==> flow/design.v <==
module logarithm #(
	parameter n = 16,
	parameter m = 24,
	parameter k = 5 ,
	parameter p = 24
) (
	input        clk  ,  
	input        reset,  
	input        start,
	input  [0:n] x    ,
	output [1:p] y    ,
	output reg   done
);
	reg [2:0] current_state;
	reg [2:0] next_state   ;
	wire      z_gt2        ;
	wire      i_positive   ;
	reg [2:0] sel_z        ;
	reg       load_z       ;
	reg       sel_i        ;
	reg       load_i       ;
	reg       shift_y      ;
	reg  [  m+1:0] z           ;
	wire [  m+1:0] trunc_square;
	wire [  m+1:0] trunc_div   ;
	wire [  m+1:0] z_input     ;
	reg  [  k-1:0] i           ;
	wire [  k-1:0] i_input     ;
	wire [  k-1:0] i_minus_1   ;
	reg  [    1:p] yy          ;
	wire [    m:0] mult_in     ;
	wire [2*m+1:0] mult_out    ;
	assign z_input = (sel_z == 2'd00) ?  {1'b0, x, {(m-n){1'd0}}} :
	(sel_z == 2'd01) ? 	trunc_square :
	trunc_div;
	assign mult_in     = z[m:0];
	assign mult_out     = mult_in * mult_in;
	assign trunc_square = mult_out[2*m+1:m];
	assign trunc_div    = {1'd0, z[m+1:1]};
	always @(posedge clk or negedge reset) begin : proc_z
		if(~reset) begin
			z <= 0;
		end else begin
			if (load_z == 1'b1)
				z <= z_input;
		end
	end
	assign i_input = sel_i ? i_minus_1 : p;
	assign i_minus_1 = i - 1;
	wire [15:0] binary_p = p;
	always @(posedge clk or negedge reset) begin : proc_i
		if(~reset) begin
			i <= 0;
		end else begin
			if (load_i == 1'b1)
				i <= i_input;
		end
	end
	always @(posedge clk or negedge reset) begin : proc_yy
		if(~reset) begin
			yy <= 0;
		end else begin
			if (shift_y == 1'b1)
				yy <= {yy[2:p], z[m+1]};
		end
	end
	always @(posedge clk or negedge reset) begin : proc_current_state
		if(~reset) begin
			current_state <= 0;
		end else begin
			current_state <= next_state;
		end
	end
	assign i_positive = i ? 1 : 0;
	assign z_gt2 = z[m+1];
	assign y = yy;
	always @(*) begin
		next_state = current_state;
		case (current_state)
			3'd0 : begin
				if (~start)
					next_state = 3'd1;
			end
			3'd1 : begin
				if (start)
					next_state = 3'd2;
			end
			3'd2 : begin
				next_state = 3'd3;
			end
			3'd3 : begin
				next_state = 3'd4;
			end
			3'd4 : begin
				if (z_gt2)
					next_state = 3'd5;
				else
					next_state = 3'd6;
			end
			3'd5 : begin
				next_state = 3'd6;
			end
			3'd6 : begin
				if (i_positive)
					next_state = 3'd3;
				else
					next_state = 3'd0;
			end
			default : next_state = 3'd0;
		endcase
	end
	always @(*) begin
		case (current_state)
			3'd0, 3'd1: begin
				sel_z   = 2'b00;
				load_z  = 1'b0;
				sel_i   = 1'b0;
				load_i  = 1'b0;
				shift_y = 1'b0;
				done    = 1'b1;
			end
			3'd2 : begin
				sel_z   = 2'b00;
				load_z  = 1'b1;
				sel_i   = 1'b0;
				load_i  = 1'b1;
				shift_y = 1'b0;
				done    = 1'b0;
			end
			3'd3 : begin
				sel_z   = 2'b01;
				load_z  = 1'b1;
				sel_i   = 1'b1;
				load_i  = 1'b1;
				shift_y = 1'b0;
				done    = 1'b0;
			end
			3'd4 : begin
				sel_z   = 2'b00;
				load_z  = 1'b0;
				sel_i   = 1'b0;
				load_i  = 1'b0;
				shift_y = 1'b1;
				done    = 1'b0;
			end
			3'd5 : begin
				sel_z   = 2'b10;
				load_z  = 1'b1;
				sel_i   = 1'b0;
				load_i  = 1'b0;
				shift_y = 1'b0;
				done    = 1'b0;
			end
			3'd6 : begin
				sel_z   = 2'b00;
				load_z  = 1'b0;
				sel_i   = 1'b0;
				load_i  = 1'b0;
				shift_y = 1'b0;
				done    = 1'b0;
			end
			default : begin
				sel_z   = 2'b00;
				load_z  = 1'b0;
				sel_i   = 1'b0;
				load_i  = 1'b0;
				shift_y = 1'b0;
				done    = 1'b0;
			end
		endcase
	end
endmodule
Settings: LEC_CHECK=0, CAP_MARGIN=15, CORE_ASPECT_RATIO=0.53, CORE_MARGIN=2, CORE_UTILIZATION=47, CTS_CLUSTER_DIAMETER=121, CTS_CLUSTER_SIZE=34, GPL_ROUTABILITY_DRIVEN=0, GPL_TIMING_DRIVEN=0, HOLD_SLACK_MARGIN=-0.03, MIN_ROUTING_LAYER=met2, PLACE_DENSITY_LB_ADDON=0.08, SLEW_MARGIN=30, TNS_END_PERCENT=70; clock period 9.0 ns.
run.sh (not shown) runs the stock make flow with config.mk's settings and CLKGATE_MAP_FILE=.
The starting point died in global routing (5_1_grt) on GRT-0116.
Then changed:
Settings changed: ABC_AREA from default to 1, CAP_MARGIN 15 to 20, CELL_PAD_IN_SITES_GLOBAL_PLACEMENT from default to 2, CORE_ASPECT_RATIO 0.53 to default, CORE_UTILIZATION 47 to 40, CTS_CLUSTER_DIAMETER 121 to 342, CTS_CLUSTER_SIZE 34 to 99, GPL_ROUTABILITY_DRIVEN 0 to default, GPL_TIMING_DRIVEN 0 to default, HOLD_SLACK_MARGIN -0.03 to default, MIN_ROUTING_LAYER met2 to default, PLACE_DENSITY_LB_ADDON 0.08 to default, SLEW_MARGIN 30 to 20, TNS_END_PERCENT 70 to default.
Result: The changed run completed without violations; synthesized cell count climbs by 28%; die size rises by 26%; area after synthesis increases by 7.7%.
Then changed:
Settings changed: ABC_AREA 1 to default, CELL_PAD_IN_SITES_GLOBAL_PLACEMENT 2 to default, CORE_UTILIZATION 40 to 60, CTS_CLUSTER_DIAMETER 342 to default, CTS_CLUSTER_SIZE 99 to 34, MIN_ROUTING_LAYER from default to met2.
=> The changed run went through all stages and came out clean. Area after synthesis came out lower by 7.2%. Die area goes down by about 38%. Wire length is lower by 15%. First-iteration DRC count came out higher to 4.6 times its value. Register-to-register slack degrades by 1.0 ns. Non-clock buffer count goes up by 7. Core utilization climbs by 21 points. Final area is lower by 7.6%.
Then changed:
Settings changed: ABC_AREA from default to 0, CELL_PAD_IN_SITES_GLOBAL_PLACEMENT from default to 2, CORE_UTILIZATION 60 to 40, CTS_CLUSTER_DIAMETER from default to 342, CTS_CLUSTER_SIZE 34 to 99, MIN_ROUTING_LAYER met2 to default, PLACE_DENSITY_LB_ADDON from default to 0.3, TNS_END_PERCENT from default to 10.
Result: Clock skew stays flat. Global-route usage drops by 27 points. Final cell count rises by 8.3%. Via count falls by 28%. Core utilization decreases by 21 points. Die area came out higher by about 50%. Register-to-register slack loses 0.02 ns. Setup slack loses 0.022 ns.
Then changed:
Settings changed: ABC_AREA 0 to 1, CELL_PAD_IN_SITES_GLOBAL_PLACEMENT 2 to default, CORE_UTILIZATION 40 to 45, CTS_CLUSTER_DIAMETER 342 to 160, CTS_CLUSTER_SIZE 99 to 100, PLACE_DENSITY_LB_ADDON 0.3 to default, TNS_END_PERCENT 10 to default.
Register-to-register slack improves by 1.0 ns; wire length is higher by about 7%; die area is lower by 4.2%; setup slack improves by 1.0 ns.
Then changed:
Settings changed: ABC_AREA 1 to default, CORE_ASPECT_RATIO from default to 0.5, CORE_MARGIN 2 to 10, CORE_UTILIZATION 45 to 69, TNS_END_PERCENT from default to 25.
Effect:
- The changed run completed without violations
- worst hold slack is worse by 0.0058 ns
- die area went down by about 26%
- final area went down by 7.5%
- first-iteration DRC count went up by 11%
- register-to-register slack is worse by 0.83 ns
